## calculator
module calculator #(parameter BCDdigits = 2,parameter cols_count=4,parameter rows_count=4)(
                                                                                          input clk,rst,start,
                                                                                          output [cols_count-1:0] cols,
                                                                                          input [rows_count-1:0] rows,
                                                                                          output reg [7:0] digit1,digit2,digit3,digit4,
                                                                                          output reg sign);
  wire [BCDdigits*4*2-1:0] display;
  wire [3:0]encode_data;
  wire done,ack;
  keypad_controller kpad_controller(.clk(clk), .rst(rst), .enable(start), .ack(ack),.cols(cols),.rows(rows),.encode_data(encode_data),.done(done));
  control_logic control_logic(.data(encode_data), .clk(clk), .rst(rst), .done(done), .ack(ack), .display(display),.sign(sign));
  display disp(.display_data(display[15:0]),.seven_seg_data1(digit1),.seven_seg_data2(digit2),.seven_seg_data3(digit3),.seven_seg_data4(digit4));
 endmodule
Size: roughly 6400 cells after synthesis, ~44 I/O pins.
make LEC_CHECK=0 ABC_AREA=1 CAP_MARGIN=20 CELL_PAD_IN_SITES_DETAIL_PLACEMENT=1 CELL_PAD_IN_SITES_GLOBAL_PLACEMENT=3 CORE_ASPECT_RATIO=0.53 CORE_MARGIN=7 CORE_UTILIZATION=40 GPL_ROUTABILITY_DRIVEN=0 PLACE_DENSITY_LB_ADDON=0.02 SETUP_SLACK_MARGIN=5.0 SLEW_MARGIN=15 TNS_END_PERCENT=35 finish   # period 58.0 ns
run.sh (not shown) runs the stock make flow with config.mk's settings and CLKGATE_MAP_FILE=.
The first run finished but fails on setup timing.
==> next run, changes <==
- ABC_AREA: 1 -> not set
- CELL_PAD_IN_SITES_DETAIL_PLACEMENT: 1 -> not set
- CELL_PAD_IN_SITES_GLOBAL_PLACEMENT: 3 -> not set
- CORE_ASPECT_RATIO: 0.53 -> not set
- CORE_MARGIN: 7 -> 2
- PLACE_DENSITY_LB_ADDON: 0.02 -> not set
- SETUP_SLACK_MARGIN: 5.0 -> not set
- SLEW_MARGIN: 15 -> 20
- TNS_END_PERCENT: 35 -> not set
- clock period: 58.0 -> 52.6 ns (I/O delays scaled with it)
The new run finished with setup timing left.
Die size is lower by 18%.
First-iteration DRC count fell by about 17%.
Cell area rose by 5.0%.
Utilization goes up by 11 points.
Hold slack improves by 0.034 ns.
Wire length is lower by 25%.
==> next run, changes <==
- CORE_ASPECT_RATIO: not set -> 0.53
- CORE_MARGIN: 2 -> 7
- SETUP_SLACK_MARGIN: not set -> 5.0
- SLEW_MARGIN: 20 -> 15
Result: The new run finished but fails on setup timing. Synthesized cell count stays the same. Synthesized area does not change. Utilization grows by 0.97 points. Clock skew grows by 0.0048 ns. Final cell count grows by 1.6%. Cell area grows by 1.4%. Clock-buffer cell count is unchanged. Die size grows by 7.1%.
==> next run, changes <==
- CORE_ASPECT_RATIO: 0.53 -> not set
- CORE_MARGIN: 7 -> 2
- GPL_ROUTABILITY_DRIVEN: 0 -> not set
- SETUP_SLACK_MARGIN: 5.0 -> not set
- SLEW_MARGIN: 15 -> 20
- clock period: 52.6 -> 81.7 ns (I/O delays scaled with it)
Outcome: This time the run finished clean; synthesized cell count does not change; routed wire length is lower by 30%; global-route usage is lower by 6.9 points.
==> next run, changes <==
- CORE_UTILIZATION: 40 -> 30
- clock period: 81.7 -> 115.0 ns (I/O delays scaled with it)
What happened:
- clock skew went up by 0.0091 ns
- utilization decreases by 14 points
==> next run, changes <==
- ABC_AREA: not set -> 1
- CORE_UTILIZATION: 30 -> 69
- CTS_CLUSTER_SIZE: not set -> 98
- PLACE_DENSITY: not set -> 0.39
- clock period: 115.0 -> 58.4 ns (I/O delays scaled with it)
What happened:
- design area grows by 26%
- final cell count grows by 17%
- global-route usage grows by 21 points
- clock skew shrinks by 0.012 ns
- hold slack loses 0.050 ns
- non-clock buffer count grows by 391
- count of clock-buffer cells in the layout grows by 4
- routed wire length grows by 20%

JK:
Starting RTL as in the previous note.
make LEC_CHECK=0 ABC_AREA=1 CAP_MARGIN=20 CELL_PAD_IN_SITES_DETAIL_PLACEMENT=1 CELL_PAD_IN_SITES_GLOBAL_PLACEMENT=3 CORE_ASPECT_RATIO=1.54 CORE_MARGIN=3 CORE_UTILIZATION=40 CTS_CLUSTER_DIAMETER=118 GPL_ROUTABILITY_DRIVEN=1 PLACE_DENSITY_LB_ADDON=0.02 SLEW_MARGIN=15 TNS_END_PERCENT=35 finish   # period 94.9 ns
[inputs] MS vs JK
==> flow/config.mk <==
export PLATFORM = sky130hd
export DESIGN_NAME = calculator
export DESIGN_NICKNAME = calculator
export VERILOG_FILES = /design/flow/design.v
export SDC_FILE = /design/flow/constraint.sdc
export NUM_CORES = 4
export LEC_CHECK = 0
export CAP_MARGIN = 20
export CORE_MARGIN = 2
export CORE_UTILIZATION = 12
export SLEW_MARGIN = 20
==> flow/constraint.sdc <==
create_clock -name core_clock -period 116.0 [get_ports {clk}]
set_input_delay 23.2000 -clock core_clock [delete_from_list [all_inputs] [get_ports {clk}]]
set_output_delay 23.2000 -clock core_clock [all_outputs]
set_load 0.01 [all_outputs]
==> comparison <==
- Of JK and MS, MS shows the lower global-route usage, with JK above it.
- For wire length of the first global-routing pass, dividing the value from JK by the value from MS gives 1.3.

calculator again, from the RTL that the note above started with.
clock: 72.9 ns
lec_check: 0
cap_margin: 20
core_margin: 2
core_utilization: 71
cts_cluster_size: 37
hold_slack_margin: -0.1
max_routing_layer: met4
slew_margin: 20
The first run finished but fails on capacitance limit, slew limit, setup timing.
Rerun with:
--- a/flow/config.mk
+++ b/flow/config.mk
@@ -9,6 +9,6 @@
 export CORE_MARGIN = 2
 export CORE_UTILIZATION = 71
-export CTS_CLUSTER_SIZE = 37
+export CTS_CLUSTER_SIZE = 39
 export HOLD_SLACK_MARGIN = -0.1
-export MAX_ROUTING_LAYER = met4
+export SETUP_SLACK_MARGIN = -1.08
 export SLEW_MARGIN = 20
The new run finished but failed the layout checks on setup timing.
Clock-buffer cell count does not change.
Area after synthesis is unchanged.
Cell count came out lower by 2.9%.
Cell area is lower by 3.8%.
Via count shrinks by 8.3%.
Register-to-register slack gains 2.5 ns.
Rerun with:
--- a/flow/config.mk
+++ b/flow/config.mk
@@ -8,7 +8,4 @@
 export CAP_MARGIN = 20
 export CORE_MARGIN = 2
-export CORE_UTILIZATION = 71
-export CTS_CLUSTER_SIZE = 39
-export HOLD_SLACK_MARGIN = -0.1
-export SETUP_SLACK_MARGIN = -1.08
+export CORE_UTILIZATION = 35
 export SLEW_MARGIN = 20
==> flow/constraint.sdc (replaced) <==
create_clock -name core_clock -period 81.7 [get_ports {clk}]
set_input_delay 16.3400 -clock core_clock [delete_from_list [all_inputs] [get_ports {clk}]]
set_output_delay 16.3400 -clock core_clock [all_outputs]
set_load 0.01 [all_outputs]
After rerunning: With this change the flow ran to the end with no violations; first-iteration DRC count shrinks by a quarter to a third; die area increases by well over a third; core utilization goes down by 44 points; routed wire length goes down by a few percent; critical path depth drops by 2; cell count grows by roughly a tenth; count of clock-buffer cells in the layout increases by 2; global-route usage went down by 20 points; area after synthesis is unchanged; maximum frequency shrinks by a few percent.
